==> flow/design.v <==
module neuron_intra_Nbits #(
    parameter N = 16,
    parameter N_INPUTS = 16,
    parameter LOG_N_INPUTS = 4  
) (
    input  wire                         clk,
    input  wire                         rst,
    input  wire                         en,
    input  wire signed [N*N_INPUTS-1:0] W,     
    input  wire signed [N*N_INPUTS-1:0] X_N,   
    output reg signed [         N-1:0] Out
);
  wire signed [2*N*N_INPUTS-1:0] prod;
  wire signed [         N-1:0] act_out;
  genvar i;
  generate
    for (i = 0; i < N_INPUTS; i = i + 1) begin : mults
      wire signed [N-1:0] Wi;
      wire signed [N-1:0] Xi;
      assign Wi = W[i*N+:N];
      assign Xi = X_N[i*N+:N];
      assign prod[i*2*N+:2*N] = Wi * Xi;
    end
  endgenerate
  genvar j, k;
  generate
    for (j = 0; j < LOG_N_INPUTS; j = j + 1) begin : ADDER_TREE
      wire signed [2*N*(N_INPUTS >> (j+1))-1:0] sum_stage;
      if(j == 0) begin
        for (k = 0; k < (N_INPUTS >> (j+1)); k = k + 1) begin : STAGE0
          assign sum_stage[2*k*N+:2*N] = prod[2*k*2*N+:2*N] + prod[(2*k+1)*2*N+:2*N];
        end
      end else begin
        for (k = 0; k < (N_INPUTS >> (j+1)); k = k + 1) begin : STAGEJ
          assign sum_stage[2*k*N+:2*N] = ADDER_TREE[j-1].sum_stage[2*k*2*N+:2*N] + ADDER_TREE[j-1].sum_stage[(2*k+1)*2*N+:2*N];
        end
      end
    end
    wire signed [2*N-1:0] sum_all;
    assign sum_all = ADDER_TREE[LOG_N_INPUTS-1].sum_stage;
  endgenerate
  reg signed [2*N-1:0] acc;
  always @(posedge clk or posedge rst) begin
    if (rst) begin
		acc <= 0;
		Out <= 0;
	 end
    else if (en) begin
		acc <= sum_all;
		Out <= act_out;
	 end
  end
  localparam signed [N-1:0] MAX_VAL = {1'b0, {(N-1){1'b1}}};  
  assign act_out = (acc < 0) ? 0 : (acc > MAX_VAL) ? MAX_VAL : acc;
endmodule
export LEC_CHECK = 0
export CAP_MARGIN = 20
export CORE_MARGIN = 2
export CORE_UTILIZATION = 72
export CTS_CLUSTER_SIZE = 60
export HOLD_SLACK_MARGIN = 0.27
export PLACE_DENSITY_LB_ADDON = 0.24
export SETUP_SLACK_MARGIN = -0.64
export SLEW_MARGIN = 20
create_clock -name core_clock -period 10.2 [get_ports {clk}]
run.sh (not shown) runs the stock make flow with config.mk's settings and CLKGATE_MAP_FILE=.
The first run completed, yet does not pass: setup timing.
Next try:
- CORE_UTILIZATION: 72 -> 52
- CTS_CLUSTER_SIZE: 60 -> 95
- HOLD_SLACK_MARGIN: 0.27 -> unset
- PLACE_DENSITY_LB_ADDON: 0.24 -> unset
- SETUP_SLACK_MARGIN: -0.64 -> unset
- clock period: 10.2 -> 8.84 ns (I/O delays scaled with it)
The new run finished but fails on setup timing.
Via count goes down by a few percent.
Non-clock buffer count goes up by 674.
Next try:
- CORE_UTILIZATION: 52 -> 70
- CTS_CLUSTER_SIZE: 95 -> unset
- clock period: 8.84 -> 13.3 ns (I/O delays scaled with it)
=> Now the flow passed the timing, DRC and antenna checks; core utilization rises by 14 points; via count falls by 1.7%; global-route usage rises by 9.3 points; setup slack is better by 3000 ps; cell area falls by 9.8%; register-to-register slack is better by 4300 ps; non-clock buffer count falls by 1442.
Next try:
- CAP_MARGIN: 20 -> 5
- CORE_UTILIZATION: 70 -> 72
- SETUP_SLACK_MARGIN: unset -> 2.72
- clock period: 13.3 -> 9.4 ns (I/O delays scaled with it)
Effect:
- The new run finished but fails on setup timing
- core utilization climbs by 8.5 points
- worst setup slack degrades by 4100 ps
- non-clock buffer count climbs by 1146
- clock-buffer cell count climbs by 1
- critical path depth drops by 2
- die area drops by a few percent
- via count climbs by roughly a tenth
- first-iteration DRC count climbs by well over a third
- routed wire length climbs by about a fifth
- cell count climbs by a few percent
- register-to-register slack degrades by 3500 ps

========
Starts from the design.v that is shown in full above.
Settings: LEC_CHECK=0, CAP_MARGIN=20, CELL_PAD_IN_SITES_DETAIL_PLACEMENT=0, CELL_PAD_IN_SITES_GLOBAL_PLACEMENT=1, CORE_MARGIN=2, CORE_UTILIZATION=32, CTS_CLUSTER_DIAMETER=352, CTS_CLUSTER_SIZE=100, GPL_ROUTABILITY_DRIVEN=1, MAX_ROUTING_LAYER=met5, SLEW_MARGIN=20, TNS_END_PERCENT=5; clock period 22.5 ns.
The baseline completed with no timing, DRC or antenna violations.
Next try:
CELL_PAD_IN_SITES_DETAIL_PLACEMENT = unset   (was 0)
CELL_PAD_IN_SITES_GLOBAL_PLACEMENT = unset   (was 1)
CORE_UTILIZATION = 57   (was 32)
CTS_CLUSTER_DIAMETER = unset   (was 352)
CTS_CLUSTER_SIZE = unset   (was 100)
GPL_ROUTABILITY_DRIVEN = unset   (was 1)
MAX_ROUTING_LAYER = unset   (was met5)
TNS_END_PERCENT = unset   (was 5)
clock period = 11.0 ns   (was 22.5 ns; I/O delays follow)
Effect:
- This time the run finished but failed the layout checks on setup timing
- cell area rises by 11%
- non-clock buffer count is higher by 2205
- setup slack got worse by 7.7 ns
- die size falls by 44%
- register-to-register slack loses 12 ns

========
RTL: the design.v shown in full above, as it stands there.
Settings: LEC_CHECK=0, CAP_MARGIN=20, CORE_MARGIN=2, CORE_UTILIZATION=40, MAX_ROUTING_LAYER=met4, SETUP_SLACK_MARGIN=3.17, SLEW_MARGIN=20; clock period 13.5 ns.
Edit:
- CAP_MARGIN: 20 -> 35
- CORE_ASPECT_RATIO: unset -> 1.16
- CORE_UTILIZATION: 40 -> 49
- CTS_CLUSTER_DIAMETER: unset -> 95
- CTS_CLUSTER_SIZE: unset -> 12
- MAX_ROUTING_LAYER: met4 -> unset
- PLACE_DENSITY: unset -> 0.83
- SETUP_SLACK_MARGIN: 3.17 -> -0.96
- SLEW_MARGIN: 20 -> 10
- TNS_END_PERCENT: unset -> 15
What happened: With this change the flow produced a layout that fails on setup timing. Design area went down by 3.9%. Count of clock-buffer cells in the layout climbs by 1. Maximum frequency drops by 8.5%. Routed wire length went down by 5.7%. Non-clock buffer count fell by 367. Worst hold slack stays flat. Via count rises by 1.7%. Utilization grows by 8.1 points. Flip-flop count is unchanged.
Edit:
- CORE_UTILIZATION: 49 -> 45
- PLACE_DENSITY: 0.83 -> 0.86
Effect: The new run finished with setup timing left. Clock-buffer cell count shrinks by 1. Register-to-register slack got worse by 0.09 ns. Design area went down by 0.38%.
Edit:
- CAP_MARGIN: 35 -> 20
- CORE_ASPECT_RATIO: 1.16 -> unset
- CORE_MARGIN: 2 -> 10
- CORE_UTILIZATION: 45 -> 22
- CTS_CLUSTER_DIAMETER: 95 -> 332
- CTS_CLUSTER_SIZE: 12 -> 63
- GPL_ROUTABILITY_DRIVEN: unset -> 0
- MAX_ROUTING_LAYER: unset -> met4
- PLACE_DENSITY: 0.86 -> unset
- SETUP_SLACK_MARGIN: -0.96 -> 3.17
- SLEW_MARGIN: 10 -> 20
- TNS_END_PERCENT: 15 -> unset
Result: With this change the flow went through all stages and came out clean. Cell area came out higher by a little under a tenth. Non-clock buffer count came out higher by 497. Clock skew barely changes. Worst setup slack gets better by 0.96 ns.
Edit:
- CELL_PAD_IN_SITES_GLOBAL_PLACEMENT: unset -> 2
- CORE_MARGIN: 10 -> 2
- CORE_UTILIZATION: 22 -> 40
- CTS_CLUSTER_DIAMETER: 332 -> unset
- CTS_CLUSTER_SIZE: 63 -> unset
- GPL_ROUTABILITY_DRIVEN: 0 -> unset
- MAX_ROUTING_LAYER: met4 -> unset
- MIN_ROUTING_LAYER: unset -> met2
- PLACE_DENSITY_LB_ADDON: unset -> 0.13
- SETUP_SLACK_MARGIN: 3.17 -> -1.25
- SLEW_MARGIN: 20 -> 40
Now the flow finished but fails on setup timing.
Critical path depth falls by 1.
Global-route usage rises by 32 points.
Wire length rises by 5.8%.
Area after synthesis does not change.
Sequential share of layout area is about the same.

========
## job 3373
Starts from the design.v that is shown in full above.
Settings: LEC_CHECK=0, CAP_MARGIN=15, CORE_MARGIN=2, CORE_UTILIZATION=72, CTS_CLUSTER_DIAMETER=234, HOLD_SLACK_MARGIN=0.3, MAX_ROUTING_LAYER=met4, SETUP_SLACK_MARGIN=-0.74, SLEW_MARGIN=20; clock period 9.08 ns.
Ran to the end and failed final checks on setup timing: job 3373.
[inputs] job 7792 vs job 3373
==> flow/constraint.sdc <==
create_clock -name core_clock -period 10.6 [get_ports {clk}]
set_input_delay 2.1200 -clock core_clock [delete_from_list [all_inputs] [get_ports {clk}]]
set_output_delay 2.1200 -clock core_clock [all_outputs]
set_load 0.01 [all_outputs]
## What came out
[flow] job 7792 | stages: complete | final checks: fail | reason: setup timing
Comparing job 3373 and job 7792, the lower register-to-register slack is on job 3373.
Required time of the worst setup path was lower in the run labelled job 3373.
Clock-pin slew reported for the worst setup and hold paths after clock tree synthesis: job 3373 vs job 7792 — no meaningful difference
Taking job 3373 as the reference, in job 7792 cell area was more or less identical, flip-flop count was more or less identical, wire length per cell went up by about 3%, cell resize tally after clock tree synthesis went down by 15%.
#### Input delta (job 8095 over job 7792)
--- a/flow/config.mk
+++ b/flow/config.mk
@@ -8 +8 @@
-export CAP_MARGIN = 15
+export CAP_MARGIN = 20
@@ -10,3 +10 @@
-export CORE_UTILIZATION = 72
-export CTS_CLUSTER_DIAMETER = 234
-export HOLD_SLACK_MARGIN = 0.3
+export CORE_UTILIZATION = 70
@@ -14 +11,0 @@
-export SETUP_SLACK_MARGIN = -0.74
==> flow/constraint.sdc <==
create_clock -name core_clock -period 11.1 [get_ports {clk}]
set_input_delay 2.2200 -clock core_clock [delete_from_list [all_inputs] [get_ports {clk}]]
set_output_delay 2.2200 -clock core_clock [all_outputs]
set_load 0.01 [all_outputs]
==> comparison <==
Compared with job 7792, in job 8095 worst-case hold slack shows no meaningful change, setup slack climbed 0.44 ns, final core utilization went down 0.50 points, period utilization shrank by 4.7 points.
Worst-path cell with the longest stage delay = sky130_fd_sc_hd__fa_2: job 7792; worst-path cell with the longest stage delay = sky130_fd_sc_hd__dlymetal6s2s_1: job 8095
What the final checks of job 8095 revealed, after a flow that finished every stage, was a layout that fails on setup timing.
[compare] base=job 7792 new=job 8095: routed wire length decreased by about 3% relative to the old numbers; normalized max-slew margin dropped 5.1 points; critical path depth went up by 2.9%; via count -1,936.
Relative to job 8095, the following input files were edited for job 9066:
--- a/flow/config.mk
+++ b/flow/config.mk
@@ -10,2 +10 @@
-export CORE_UTILIZATION = 70
-export MAX_ROUTING_LAYER = met4
+export CORE_UTILIZATION = 40
==> flow/constraint.sdc <==
create_clock -name core_clock -period 13.3 [get_ports {clk}]
set_input_delay 2.6600 -clock core_clock [delete_from_list [all_inputs] [get_ports {clk}]]
set_output_delay 2.6600 -clock core_clock [all_outputs]
set_load 0.01 [all_outputs]
Findings:
- Of job 8095 and job 9066, only job 9066 finishes the flow clean.
- Complete run, failing final checks: job 8095, reason setup timing.
- Diff job 8095 -> job 9066: post-DP HPWL grew by 3.2%, number of filler instances in the final layout went up by 180%.
- Relative to job 8095, initial antenna violation count has gone up in job 9066.
- From job 8095 to job 9066 the numbers moved as follows: first-pass GRT wire length went down 8300 µm; total wire length moved down.
- Higher area added between synthesis and finish among job 9066 and job 8095: job 8095
- Relative to job 8095, fraction of area in multi-input gates increased by 1.7 points in job 9066.
- The lower final-stage net count came out of job 9066.
Input-level comparison between job 1594 and job 9066:
--- a/flow/config.mk
+++ b/flow/config.mk
@@ -10 +10,3 @@
-export CORE_UTILIZATION = 40
+export CORE_UTILIZATION = 67
+export MAX_ROUTING_LAYER = met4
+export SETUP_SLACK_MARGIN = 1.17
==> flow/constraint.sdc <==
create_clock -name core_clock -period 11.0 [get_ports {clk}]
set_input_delay 2.2000 -clock core_clock [delete_from_list [all_inputs] [get_ports {clk}]]
set_output_delay 2.2000 -clock core_clock [all_outputs]
set_load 0.01 [all_outputs]
[summary]
In job 1594 the implementation ran to completion but is not tape-out ready, as the final checks report setup timing. Job 9066 reached the final stage; the timing, DRC and antenna checks on its layout passed. Delta(total routing usage reported by global routing, job 1594 - job 9066) > 0. For count of non-CTS buffers in the layout, dividing the value from job 9066 by the value from job 1594 gives 0.59. Against job 9066 as the reference, job 1594 delivers a higher final instance area. Vertical extent of the die: job 9066 and job 1594 compared, lower one is job 1594.

========
// neuron_intra_Nbits: RTL as listed in full above, without the edits since
Settings: LEC_CHECK=0, CAP_MARGIN=10, CORE_MARGIN=10, CORE_UTILIZATION=22, CTS_CLUSTER_DIAMETER=332, CTS_CLUSTER_SIZE=71, GPL_ROUTABILITY_DRIVEN=0, MAX_ROUTING_LAYER=met4, SETUP_SLACK_MARGIN=3.17, SLEW_MARGIN=35; clock period 13.5 ns.
The starting point completed with no timing, DRC or antenna violations.
Change:
Settings changed: CORE_ASPECT_RATIO from default to 1.08, CTS_CLUSTER_DIAMETER 332 to 264, PLACE_DENSITY_LB_ADDON from default to 0.07, SETUP_SLACK_MARGIN 3.17 to default.
Routed wire length is higher by about a fifth.
Sequential share of layout area stays flat.
Die area stays flat.
Sequential cell count stays the same.
Synthesized cell count stays the same.
Hold slack stays flat.
Setup slack loses 0.59 ns.
Via count is lower by a few percent.
Global-route usage rose by 3.0 points.
Change:
Settings changed: ABC_AREA from default to 0, CAP_MARGIN 10 to 20, CELL_PAD_IN_SITES_DETAIL_PLACEMENT from default to 2, CELL_PAD_IN_SITES_GLOBAL_PLACEMENT from default to 2, CORE_ASPECT_RATIO 1.08 to 1.51, CORE_MARGIN 10 to 2, CORE_UTILIZATION 22 to 40, CTS_CLUSTER_DIAMETER 264 to 209, CTS_CLUSTER_SIZE 71 to default, GPL_ROUTABILITY_DRIVEN 0 to default, MAX_ROUTING_LAYER met4 to default, MIN_ROUTING_LAYER from default to met2, PLACE_DENSITY_LB_ADDON 0.07 to 0.04, SETUP_SLACK_MARGIN from default to -0.51, SLEW_MARGIN 35 to 40, TNS_END_PERCENT from default to 40.
Result: The changed run ran to the end with violations: antenna violations, negative setup slack; maximum frequency goes down by a few percent; first-iteration DRC count is higher to 7.3 times its value; sequential cell count stays the same; cell count went down by about a fifth; clock skew went down by 0.016 ns.
Change:
Settings changed: ABC_AREA 0 to default, CAP_MARGIN 20 to 10, CELL_PAD_IN_SITES_DETAIL_PLACEMENT 2 to default, CELL_PAD_IN_SITES_GLOBAL_PLACEMENT 2 to default, CORE_ASPECT_RATIO 1.51 to 1.67, CORE_MARGIN 2 to 10, CORE_UTILIZATION 40 to 28, CTS_CLUSTER_DIAMETER 209 to 264, CTS_CLUSTER_SIZE from default to 71, GPL_ROUTABILITY_DRIVEN from default to 0, HOLD_SLACK_MARGIN from default to -0.1, MAX_ROUTING_LAYER from default to met4, MIN_ROUTING_LAYER met2 to default, PLACE_DENSITY_LB_ADDON 0.04 to 0.07, SETUP_SLACK_MARGIN -0.51 to default, SLEW_MARGIN 40 to 35, TNS_END_PERCENT 40 to default.
=> The changed run passed the timing, DRC and antenna checks. Register-to-register slack gets better by 0.40 ns. Setup slack gets better by 0.65 ns.

========
RTL: the design.v shown in full above, as it stands there.
clock: 13.5 ns
lec_check: 0
cap_margin: 30
cell_pad_in_sites_global_placement: 3
core_aspect_ratio: 1.16
core_margin: 2
core_utilization: 36
cts_cluster_diameter: 95
cts_cluster_size: 12
place_density_lb_addon: 0.11
setup_slack_margin: -0.96
slew_margin: 10
tns_end_percent: 15
The starting point reached the layout checks and failed them: negative setup slack.
Change:
- CAP_MARGIN: 30 -> 20
- CELL_PAD_IN_SITES_GLOBAL_PLACEMENT: 3 -> unset
- CORE_ASPECT_RATIO: 1.16 -> unset
- CORE_UTILIZATION: 36 -> 22
- CTS_CLUSTER_DIAMETER: 95 -> unset
- CTS_CLUSTER_SIZE: 12 -> 63
- MAX_ROUTING_LAYER: unset -> met4
- PLACE_DENSITY_LB_ADDON: 0.11 -> unset
- SETUP_SLACK_MARGIN: -0.96 -> 3.17
- SLEW_MARGIN: 10 -> 20
- TNS_END_PERCENT: 15 -> unset
Outcome:
- Now the flow completed without violations
- clock-buffer cell count climbs by 2
- cell count grows by 18%
- routed wire length goes up by 1.7%
- worst setup slack improved by 1.1 ns
- synthesized area is unchanged
- register-to-register slack improved by 0.28 ns
- first-iteration DRC count is higher by 41%
Change:
- CELL_PAD_IN_SITES_DETAIL_PLACEMENT: unset -> 0
- CELL_PAD_IN_SITES_GLOBAL_PLACEMENT: unset -> 2
- CORE_ASPECT_RATIO: unset -> 1.51
- CORE_UTILIZATION: 22 -> 40
- CTS_CLUSTER_DIAMETER: unset -> 209
- CTS_CLUSTER_SIZE: 63 -> unset
- MAX_ROUTING_LAYER: met4 -> unset
- MIN_ROUTING_LAYER: unset -> met2
- PLACE_DENSITY_LB_ADDON: unset -> 0.13
- SETUP_SLACK_MARGIN: 3.17 -> -0.51
- SLEW_MARGIN: 20 -> 40
- TNS_END_PERCENT: unset -> 40
Now the flow produced a layout that fails on negative setup slack.
Clock skew is higher by 0.022 ns.
Non-clock buffer count increases by 164.
Cell count falls by about 15%.
Design area went down by 2.8%.
Synthesized cell count does not change.
Routed wire length is higher by 9.4%.
Worst hold slack improved by 0.0064 ns.
Die size is lower by about 45%.
Clock-buffer cell count decreases by 2.
